==> exp/quartz: inputs <==
==> flow/design.v <==
module mult32x32_fsm (
    input logic clk,               
    input logic reset,             
    input logic start,             
    output logic busy,             
    output logic [1:0] a_sel,      
    output logic b_sel,            
    output logic [2:0] shift_sel,  
    output logic upd_prod,         
    output logic clr_prod          
);
	typedef enum { idle, handle1, handle2, handle3, handle4, handle5, handle6, handle7, handle8} sm_type;
	sm_type current_state;
	sm_type next_state;
	always_ff @(posedge clk, posedge reset) begin
		if (reset== 1'b1) begin
			current_state <=idle;
		end
		else begin
			current_state <= next_state;
		end
	end
	always_comb begin
		next_state= current_state;
		busy=1'b1;
		upd_prod= 1'b1;
		clr_prod= 1'b0;
		a_sel= 2'b0;
		b_sel= 1'b0;
		shift_sel= 3'b0;
		case(current_state)
			idle: begin
				if(start== 1'b0) begin
					next_state=idle;
					busy=1'b0;
					upd_prod=1'b0;
				end
				else begin
					next_state=handle1;
					busy=1'b0;
					upd_prod=1'b0;
					clr_prod=1'b1;
				end
			end
			handle1: begin
				next_state= handle2;
				a_sel=2'b0;
				b_sel=1'b0;
				shift_sel=3'b0;
			end
			handle2: begin
				next_state= handle3;
				a_sel=2'b01;
				b_sel=1'b0;
				shift_sel=3'b001;
			end
			handle3: begin
				next_state= handle4;
				a_sel=2'b10;
				b_sel=1'b0;
				shift_sel=3'b010;
			end
			handle4: begin
				next_state= handle5;
				a_sel=2'b11;
				b_sel=1'b0;
				shift_sel=3'b011;
			end
			handle5: begin
				next_state= handle6;
				a_sel=2'b0;
				b_sel=1'b1;
				shift_sel=3'b010;
			end
			handle6: begin
				next_state= handle7;
				a_sel=2'b01;
				b_sel=1'b1;
				shift_sel=3'b011;
			end
			handle7: begin
				next_state= handle8;
				a_sel=2'b10;
				b_sel=1'b1;
				shift_sel=3'b100;
			end
			handle8: begin
				next_state= idle;
				a_sel=2'b11;
				b_sel=1'b1;
				shift_sel=3'b101;
			end
		endcase
	end
endmodule
module mult32x32_arith (
    input logic clk,              
    input logic reset,            
    input logic [31:0] a,         
    input logic [31:0] b,         
    input logic [1:0] a_sel,      
    input logic b_sel,            
    input logic [2:0] shift_sel,  
    input logic upd_prod,         
    input logic clr_prod,         
    output logic [63:0] product   
);
logic [15:0] out16;
logic [7:0] out8;
always_comb begin
	case(a_sel)
		2'b00: out8 = a[7:0];
		2'b01: out8 = a[15:8];
		2'b10: out8 = a[23:16];
		2'b11: out8 = a[31:24];
	endcase
end
always_comb begin
	case(b_sel)
		1'b0: out16 = b[15:0];
		1'b1: out16 = b[31:16];
	endcase
end
logic [23:0] mult;
always_comb begin
	mult = out16 * out8;
end
logic [63:0] shifted;
always_comb begin
	shifted = 64'b0;
	case(shift_sel)
		3'b000: shifted = mult;
		3'b001: shifted = mult << 8; 
		3'b010: shifted = mult << 16;
		3'b011: shifted = mult << 24;
		3'b100: shifted = mult << 32;
		3'b101: shifted = mult << 40;
	endcase
end
always_ff @(posedge clk, posedge reset) begin
	if(reset == 1'b1) begin 
		product <= 64'b0;
	end
	else begin
		if(clr_prod == 1'b1) begin
			product <= 64'b0;
		end
		else if (upd_prod == 1'b1) begin
			product <= product + shifted;
		end
	end
end
endmodule
module mult32x32 (
    input logic clk,             
    input logic reset,           
    input logic start,           
    input logic [31:0] a,        
    input logic [31:0] b,        
    output logic busy,           
    output logic [63:0] product  
);
logic [1:0] a_sel;
logic b_sel;
logic [2:0] shift_sel;
logic upd_prod;
logic clr_prod;
mult32x32_fsm fsm(
	.clk(clk),
	.reset(reset),
	.start(start),
	.busy(busy),
	.a_sel(a_sel),
	.b_sel(b_sel),
	.shift_sel(shift_sel),
	.upd_prod(upd_prod),
	.clr_prod(clr_prod)
);
mult32x32_arith arith(
	.clk(clk),
	.reset(reset),
	.a(a),
	.b(b),
	.a_sel(a_sel),
	.b_sel(b_sel),
	.shift_sel(shift_sel),
	.upd_prod(upd_prod),
	.clr_prod(clr_prod),
	.product(product)
);
endmodule
==> flow/run.sh <==
#!/bin/bash
# the make line also repeats each setting of config.mk as NAME=value (left out here)
make -C /OpenROAD-flow-scripts/flow DESIGN_CONFIG=/design/flow/config.mk WORK_HOME=/design/flow/orfs CLKGATE_MAP_FILE= finish
==> flow/config.mk <==
export PLATFORM = sky130hd
export DESIGN_NAME = mult32x32
export DESIGN_NICKNAME = mult32x32
export VERILOG_FILES = /design/flow/design.v
export SDC_FILE = /design/flow/constraint.sdc
export NUM_CORES = 4
export LEC_CHECK = 0
export ABC_AREA = 0
export CAP_MARGIN = 15
export CORE_ASPECT_RATIO = 0.87
export CORE_MARGIN = 2
export CORE_UTILIZATION = 72
export CTS_CLUSTER_DIAMETER = 290
export CTS_CLUSTER_SIZE = 46
export GPL_TIMING_DRIVEN = 1
export SETUP_SLACK_MARGIN = 1.37
export SLEW_MARGIN = 20
export TNS_END_PERCENT = 70
==> flow/constraint.sdc <==
create_clock -name core_clock -period 6.76 [get_ports {clk}]
set_input_delay 1.3520 -clock core_clock [delete_from_list [all_inputs] [get_ports {clk}]]
set_output_delay 1.3520 -clock core_clock [all_outputs]
set_load 0.01 [all_outputs]
==> exp/lagoon (differences from exp/quartz) <==
==> flow/config.mk (replaced) <==
export PLATFORM = sky130hd
export DESIGN_NAME = mult32x32
export DESIGN_NICKNAME = mult32x32
export VERILOG_FILES = /design/flow/design.v
export SDC_FILE = /design/flow/constraint.sdc
export NUM_CORES = 4
export LEC_CHECK = 0
export ABC_AREA = 1
export CAP_MARGIN = 0
export CORE_ASPECT_RATIO = 1.08
export CORE_MARGIN = 2
export CORE_UTILIZATION = 55
export CTS_CLUSTER_DIAMETER = 206
export CTS_CLUSTER_SIZE = 99
export GPL_TIMING_DRIVEN = 0
export PLACE_DENSITY = 0.74
export SETUP_SLACK_MARGIN = -0.67
export SLEW_MARGIN = 20
export TNS_END_PERCENT = 5
==> exp/harbor (differences from exp/quartz) <==
==> flow/config.mk (replaced) <==
export PLATFORM = sky130hd
export DESIGN_NAME = mult32x32
export DESIGN_NICKNAME = mult32x32
export VERILOG_FILES = /design/flow/design.v
export SDC_FILE = /design/flow/constraint.sdc
export NUM_CORES = 4
export LEC_CHECK = 0
export ABC_AREA = 0
export CAP_MARGIN = 25
export CELL_PAD_IN_SITES_GLOBAL_PLACEMENT = 1
export CORE_ASPECT_RATIO = 1.08
export CORE_MARGIN = 2
export CORE_UTILIZATION = 48
export CTS_CLUSTER_DIAMETER = 280
export CTS_CLUSTER_SIZE = 27
export GPL_TIMING_DRIVEN = 1
export MAX_ROUTING_LAYER = met4
export PLACE_DENSITY = 0.74
export SLEW_MARGIN = 20
export TNS_END_PERCENT = 15
==> comparison table <==
quantity	exp/harbor	exp/quartz	exp/lagoon
Result of the run	finished with violations	aborted with a tool error	finished with violations
Stage where the flow stopped	-	detailed placement	-
Layout check failures	negative setup slack	-	negative setup slack
Cells after Synth	1490	1490	2019
Global-route usage over all layers	0.353	-	0.454
Log Warnings	31	-	28
Classification of the worst setup path	register to register	-	input port to register
# DRC	0	-	0
Clock root buffer	sky130_fd_sc_hd__clkbuf_16	-	sky130_fd_sc_hd__clkbuf_16
Number of distinct library cells after synthesis	76	76	55
Total iterations of the first detailed-routing run	5	-	6
Die y size	165 microns	122 microns	163 microns
Cells in synth_stat.txt	1490	1490	2019
Endpoint arrival time on the critical path	8740 ps	-	8760 ps
Number of hold violations in the final report	0	-	0
Cell area after layout	19000 sq um	-	18100 sq um
Global routing usage on met3	0.0292	-	0.130
Highest attainable clock frequency	0.117 GHz	-	0.118 GHz
Routed wire length per instance	19.1 microns	-	22.4 microns
Num CTS Buffers	9	-	9
Drt total wl	45.6 mm	-	57.4 mm

========
==> 07-24 <==
RTL: the design.v shown in full above, as it stands there.
clock: 14.9 ns
lec_check: 0
cap_margin: 20
core_margin: 2
core_utilization: 15
slew_margin: 20
run.sh (not shown) runs the stock make flow with config.mk's settings and CLKGATE_MAP_FILE=.
==> 02-18: changes against 07-24 <==
CAP_MARGIN = 40   (was 20)
CORE_ASPECT_RATIO = 1.41   (was unset)
CORE_UTILIZATION = 60   (was 15)
SETUP_SLACK_MARGIN = -1.2   (was unset)
==> flow/constraint.sdc (replaced) <==
create_clock -name core_clock -period 12.0 [get_ports {clk}]
set_input_delay 2.4000 -clock core_clock [delete_from_list [all_inputs] [get_ports {clk}]]
set_output_delay 2.4000 -clock core_clock [all_outputs]
set_load 0.01 [all_outputs]
==> 08-01: changes against 07-24 <==
CORE_UTILIZATION = 65   (was 15)
CTS_CLUSTER_DIAMETER = 98   (was unset)
==> flow/constraint.sdc (replaced) <==
create_clock -name core_clock -period 8.63 [get_ports {clk}]
set_input_delay 1.7260 -clock core_clock [delete_from_list [all_inputs] [get_ports {clk}]]
set_output_delay 1.7260 -clock core_clock [all_outputs]
set_load 0.01 [all_outputs]
==> impl_metrics.prom <==
# HELP chip_impl_metric Flow report values
# TYPE chip_impl_metric gauge
chip_impl_info{name="status",value="stopped before the end"} 1
chip_impl_info{name="haltStage",value="4_1_cts"} 1
chip_impl_info{name="firstError",value="[ERROR DPL-0038] Utilization greater than 100%, impossible to legalize"} 1
chip_impl_metric{name="floorplanUtilization",unit="%"} 66.6
chip_impl_metric{name="placed_cells_incl_taps",unit=""} 2169
chip_impl_metric{name="placement.setup.worst_slack",unit="ns"} -1.47
chip_impl_metric{name="place.gp.congestion",unit=""} 1.06
chip_impl_metric{name="die_height",unit="µm"} 137
chip_impl_metric{name="design.die.area",unit="µm²"} 18900
chip_impl_metric{name="die-width",unit="µm"} 137
-- figures above: 08-01

==> impl_metrics.prom <==
# HELP chip_impl_metric Metrics from one implementation run
# TYPE chip_impl_metric gauge
chip_impl_metric{name="placed_cells_incl_taps",unit=""} 1823
chip_impl_metric{name="place.gp.congestion",unit=""} 1.01
chip_impl_info{name="status",value="timing/DRC/antenna clean"} 1
chip_impl_metric{name="die-width",unit="µm"} 121
chip_impl_metric{name="placement.setup.worst_slack",unit="ns"} 1.01
chip_impl_metric{name="floorplanUtilization",unit="%"} 60.9
chip_impl_info{name="hold_path.class",value="reg2reg"} 1
chip_impl_metric{name="finalNonFillerCells",unit=""} 1840
chip_impl_metric{name="ys_sh_mux",unit="%"} 1.95
-- figures above: 02-18

==> impl_metrics.prom <==
# HELP chip_impl_metric Metrics from one implementation run
# TYPE chip_impl_metric gauge
chip_impl_metric{name="design.die.area",unit="µm²"} 79300
chip_impl_metric{name="die-width",unit="µm"} 282
chip_impl_metric{name="place.gp.congestion",unit=""} 0.903
chip_impl_metric{name="yosys.area.top_type_share",unit="%"} 15.6
chip_impl_metric{name="antenna_cell_count",unit=""} 0
chip_impl_info{name="status",value="timing/DRC/antenna clean"} 1
chip_impl_metric{name="critical-path-max-stage-delay",unit="ns"} 0.77
chip_impl_metric{name="floorplanUtilization",unit="%"} 15.2
chip_impl_metric{name="placement.setup.worst_slack",unit="ns"} 3.14
chip_impl_info{name="synth.largest_area_cell",value="sky130_fd_sc_hd__dfrtp_1"} 1
chip_impl_metric{name="die_height",unit="µm"} 282
chip_impl_metric{name="placed_cells_incl_taps",unit=""} 2602
chip_impl_metric{name="mappedNetlistArea",unit="µm²"} 11600
chip_impl_metric{name="detailed_place.area",unit="µm²"} 14100
-- figures above: 07-24


========
==> tundra: inputs <==
RTL: the design.v shown in full above, as it stands there.
clock: 6.16 ns
lec_check: 0
abc_area: 0
cap_margin: 35
cell_pad_in_sites_global_placement: 1
core_aspect_ratio: 1.13
core_margin: 9
core_utilization: 48
cts_cluster_diameter: 280
cts_cluster_size: 15
gpl_timing_driven: 1
max_routing_layer: met4
place_density: 0.74
slew_margin: 30
tns_end_percent: 15
==> inputs of juniper, as changes to tundra <==
ABC_AREA = default   (was 0)
CAP_MARGIN = 20   (was 35)
CELL_PAD_IN_SITES_GLOBAL_PLACEMENT = default   (was 1)
CORE_ASPECT_RATIO = default   (was 1.13)
CORE_MARGIN = 2   (was 9)
CORE_UTILIZATION = 54   (was 48)
CTS_CLUSTER_DIAMETER = default   (was 280)
CTS_CLUSTER_SIZE = default   (was 15)
GPL_TIMING_DRIVEN = default   (was 1)
MAX_ROUTING_LAYER = default   (was met4)
PLACE_DENSITY = default   (was 0.74)
SLEW_MARGIN = 20   (was 30)
TNS_END_PERCENT = default   (was 15)
==> inputs of garnet, as changes to tundra <==
CAP_MARGIN = 25   (was 35)
CELL_PAD_IN_SITES_GLOBAL_PLACEMENT = default   (was 1)
CORE_ASPECT_RATIO = 1.08   (was 1.13)
CORE_MARGIN = 2   (was 9)
CORE_UTILIZATION = 72   (was 48)
CTS_CLUSTER_DIAMETER = 381   (was 280)
CTS_CLUSTER_SIZE = 44   (was 15)
MAX_ROUTING_LAYER = default   (was met4)
SLEW_MARGIN = 20   (was 30)
TNS_END_PERCENT = 5   (was 15)
==> flow/constraint.sdc (replaced) <==
create_clock -name core_clock -period 10.4 [get_ports {clk}]
set_input_delay 2.0800 -clock core_clock [delete_from_list [all_inputs] [get_ports {clk}]]
set_output_delay 2.0800 -clock core_clock [all_outputs]
set_load 0.01 [all_outputs]
==> inputs of fjord, as changes to tundra <==
ABC_AREA = default   (was 0)
CAP_MARGIN = 20   (was 35)
CELL_PAD_IN_SITES_GLOBAL_PLACEMENT = default   (was 1)
CORE_ASPECT_RATIO = default   (was 1.13)
CORE_MARGIN = 2   (was 9)
CORE_UTILIZATION = 50   (was 48)
CTS_CLUSTER_DIAMETER = default   (was 280)
CTS_CLUSTER_SIZE = default   (was 15)
GPL_TIMING_DRIVEN = default   (was 1)
MAX_ROUTING_LAYER = default   (was met4)
PLACE_DENSITY = default   (was 0.74)
SLEW_MARGIN = 20   (was 30)
==> flow/constraint.sdc (replaced) <==
create_clock -name core_clock -period 8.16 [get_ports {clk}]
set_input_delay 1.6320 -clock core_clock [delete_from_list [all_inputs] [get_ports {clk}]]
set_output_delay 1.6320 -clock core_clock [all_outputs]
set_load 0.01 [all_outputs]
==> qor summary <==
metric                                                                                                  juniper          garnet                       fjord                      tundra
Unrepaired setup endpoints after global routing                                                            true               -                        true                        true
Status                                                                               complete, but fails checks  finished clean  complete, but fails checks  complete, but fails checks
Reasons for failing layout checks                                                          negative setup slack               -        negative setup slack        negative setup slack
Sequential share of cell area                                                                             9.89%           13.3%                       9.82%                       9.97%
Cell area after layout                                                                                18500 um2       13800 um2                   18600 um2                   18300 um2
Via Count                                                                                                 14.2k           12.7k                       13.6k                       13.2k
Count of buffers not belonging to the clock network in the layout                                           597             192                         612                         593
Maximum clock skew at final layout                                                                      16.0 ps         10.6 ps                     14.4 ps                     14.1 ps
Worst EP arrival                                                                                        8890 ps        10420 ps                     8950 ps                     8550 ps
Site row count                                                                                               53              48                          55                          59
Clock transition time at the flip-flop clock pins of the worst setup and hold paths                       70 ps           70 ps                       80 ps                       70 ps
Horiz. Die Dim                                                                                           150 um          126 um                      156 um                      164 um
Area growth from synthesis to layout                                                                      59.9%           19.2%                       61.0%                       58.6%
Number of post-CTS setup repair buffers                                                                      39               0                          37                          41
Post-layout worst setup margin                                                                         -2500 ps          241 ps                     -523 ps                    -2150 ps
Net total in the final layout                                                                              2292            1887                        2308                        2288
Pin count of the biggest net entering global routing                                                         86              87                          86                          87
Antenna violations before repair                                                                              0               0                           2                           0
Total number of cells along the worst setup path                                                             35              34                          32                          36
Headroom to the max-slew limit                                                                            33.7%           44.1%                       32.5%                       33.6%
